==> inputs of run G <==
// cpu
module cpu 
	(output wire [7:0] address,
	 output wire [7:0] to_memory,
	 output wire write,
	 input wire [7:0] from_memory, 
     input wire clk, reset);
==> flow/config.mk <==
export PLATFORM = sky130hd
export DESIGN_NAME = cpu
export DESIGN_NICKNAME = cpu
export VERILOG_FILES = /design/flow/design.v
export SDC_FILE = /design/flow/constraint.sdc
export NUM_CORES = 4
export LEC_CHECK = 0
export ABC_AREA = 1
export CAP_MARGIN = 20
export CORE_MARGIN = 2
export CORE_UTILIZATION = 72
export CTS_CLUSTER_DIAMETER = 93
export CTS_CLUSTER_SIZE = 15
export PLACE_DENSITY_LB_ADDON = 0.07
export SETUP_SLACK_MARGIN = 0.42
export SLEW_MARGIN = 20
==> flow/constraint.sdc <==
create_clock -name core_clock -period 3.1 [get_ports {clk}]
set_input_delay 0.6200 -clock core_clock [delete_from_list [all_inputs] [get_ports {clk}]]
set_output_delay 0.6200 -clock core_clock [all_outputs]
set_load 0.01 [all_outputs]
run.sh (not shown) runs the stock make flow with config.mk's settings and CLKGATE_MAP_FILE=.
==> inputs of run C, as changes to run G <==
CORE_UTILIZATION = 62   (was 72)
CTS_CLUSTER_DIAMETER = unset   (was 93)
CTS_CLUSTER_SIZE = 94   (was 15)
PLACE_DENSITY_LB_ADDON = unset   (was 0.07)
SETUP_SLACK_MARGIN = unset   (was 0.42)
==> flow/constraint.sdc (replaced) <==
create_clock -name core_clock -period 7.19 [get_ports {clk}]
set_input_delay 1.4380 -clock core_clock [delete_from_list [all_inputs] [get_ports {clk}]]
set_output_delay 1.4380 -clock core_clock [all_outputs]
set_load 0.01 [all_outputs]
==> inputs of run H, as changes to run G <==
CAP_MARGIN = 0   (was 20)
CTS_CLUSTER_SIZE = 74   (was 15)
PLACE_DENSITY = 0.42   (was unset)
PLACE_DENSITY_LB_ADDON = unset   (was 0.07)
SETUP_SLACK_MARGIN = 0.33   (was 0.42)
==> inputs of run R, as changes to run G <==
ABC_AREA = unset   (was 1)
CORE_UTILIZATION = 63   (was 72)
CTS_CLUSTER_DIAMETER = unset   (was 93)
CTS_CLUSTER_SIZE = 42   (was 15)
PLACE_DENSITY_LB_ADDON = unset   (was 0.07)
SETUP_SLACK_MARGIN = unset   (was 0.42)
==> flow/constraint.sdc (replaced) <==
create_clock -name core_clock -period 2.84 [get_ports {clk}]
set_input_delay 0.5680 -clock core_clock [delete_from_list [all_inputs] [get_ports {clk}]]
set_output_delay 0.5680 -clock core_clock [all_outputs]
set_load 0.01 [all_outputs]
==> run_results.csv <==
group,metric,value,unit
run_status,status,"stopped before the end",
run_status,stop_stage,"global routing",
run_status,firstError,"[ERROR GRT-0232] Routing congestion too high. Check the congestion heatmap in the GUI.",
floorplan,core_region_area,8090,µm²
yosys,area_leaders,"dfrtp_1 (22%), nand2_1 (15%), ha_1 (8.0%)",
place,post-dp-hpwl,14.5,mm
yosys,ys_sh_xor,3.55,%
yosys,avgSynthCellArea,6.28,µm²
yosys,common_cells,"nand2_1 (237), inv_1 (116), nor2_1 (113)",
global_route,met2_usage,90.5,%
global_route,met3_usage,50.3,%
global_route,met1_usage,71.9,%
yosys,ys_sh_simple,42.3,%
floorplan,floorplanUtilization,73.2,%
yosys,ys_chip_area,5920,µm²
yosys,logic_family,"simple AND/OR/NAND/NOR gates",
place,dp_slack,0.0719,ns
clock_tree,post_cts_buffers,33,
yosys,synth_cell_types,46,
-- figures above: run G

==> run_results.csv <==
group,metric,value,unit
cells_and_area,buf_share,4.48,%
yosys,ys_chip_area,5920,µm²
global_route,met1_usage,45.7,%
place,dp_slack,3.19,ns
place,post-dp-hpwl,15.2,mm
yosys,area_leaders,"dfrtp_1 (22%), nand2_1 (15%), ha_1 (8.0%)",
floorplan,die_h,102,µm
yosys,synth_cell_types,46,
yosys,logic_family,"simple AND/OR/NAND/NOR gates",
clock_tree,clk_path_buf_depth,2,
global_route,met3_usage,5.73,%
yosys,common_cells,"nand2_1 (237), inv_1 (116), nor2_1 (113)",
sta,grt_setup_unrepaired,"false",
floorplan,floorplanUtilization,64.1,%
yosys,ys_sh_simple,42.3,%
run_status,status,"complete, no violations",
global_route,met2_usage,66.8,%
yosys,ys_cells,943,
clock_tree,post_cts_buffers,0,
-- figures above: run C

==> run_results.csv <==
group,metric,value,unit
yosys,common_cells,"nand2_1 (71), a21oi_1 (67), nor2_1 (63)",
yosys,ys_sh_xor,3.54,%
run_status,status,"stopped before the end",
floorplan,floorplanUtilization,64.2,%
global_route,met1_usage,72.5,%
floorplan,core_region_area,9640,µm²
place,post-dp-hpwl,18.7,mm
run_status,firstError,"[ERROR GRT-0232] Routing congestion too high. Check the congestion heatmap in the GUI.",
run_status,stop_stage,"global routing",
place,dp_slack,-0.257,ns
yosys,ys_chip_area,6180,µm²
-- figures above: run R

==> run_results.csv <==
group,metric,value,unit
global_route,met3_usage,10.9,%
power,p_clk_share,7.3,%
yosys,netlist_instances,943,
floorplan,floorplanUtilization,73.2,%
clock_tree,post_cts_buffers,25,
floorplan,core_region_area,8090,µm²
yosys,avgSynthCellArea,6.28,µm²
global_route,met2_usage,79.0,%
global_route,met1_usage,57.8,%
run_status,status,"complete, no violations",
place,dp_slack,0.0814,ns
place,post-dp-hpwl,14.6,mm
yosys,ys_chip_area,5920,µm²
yosys,area_leaders,"dfrtp_1 (22%), nand2_1 (15%), ha_1 (8.0%)",
-- figures above: run H

No activity file was given, so power comes from the tool's default toggle rates.
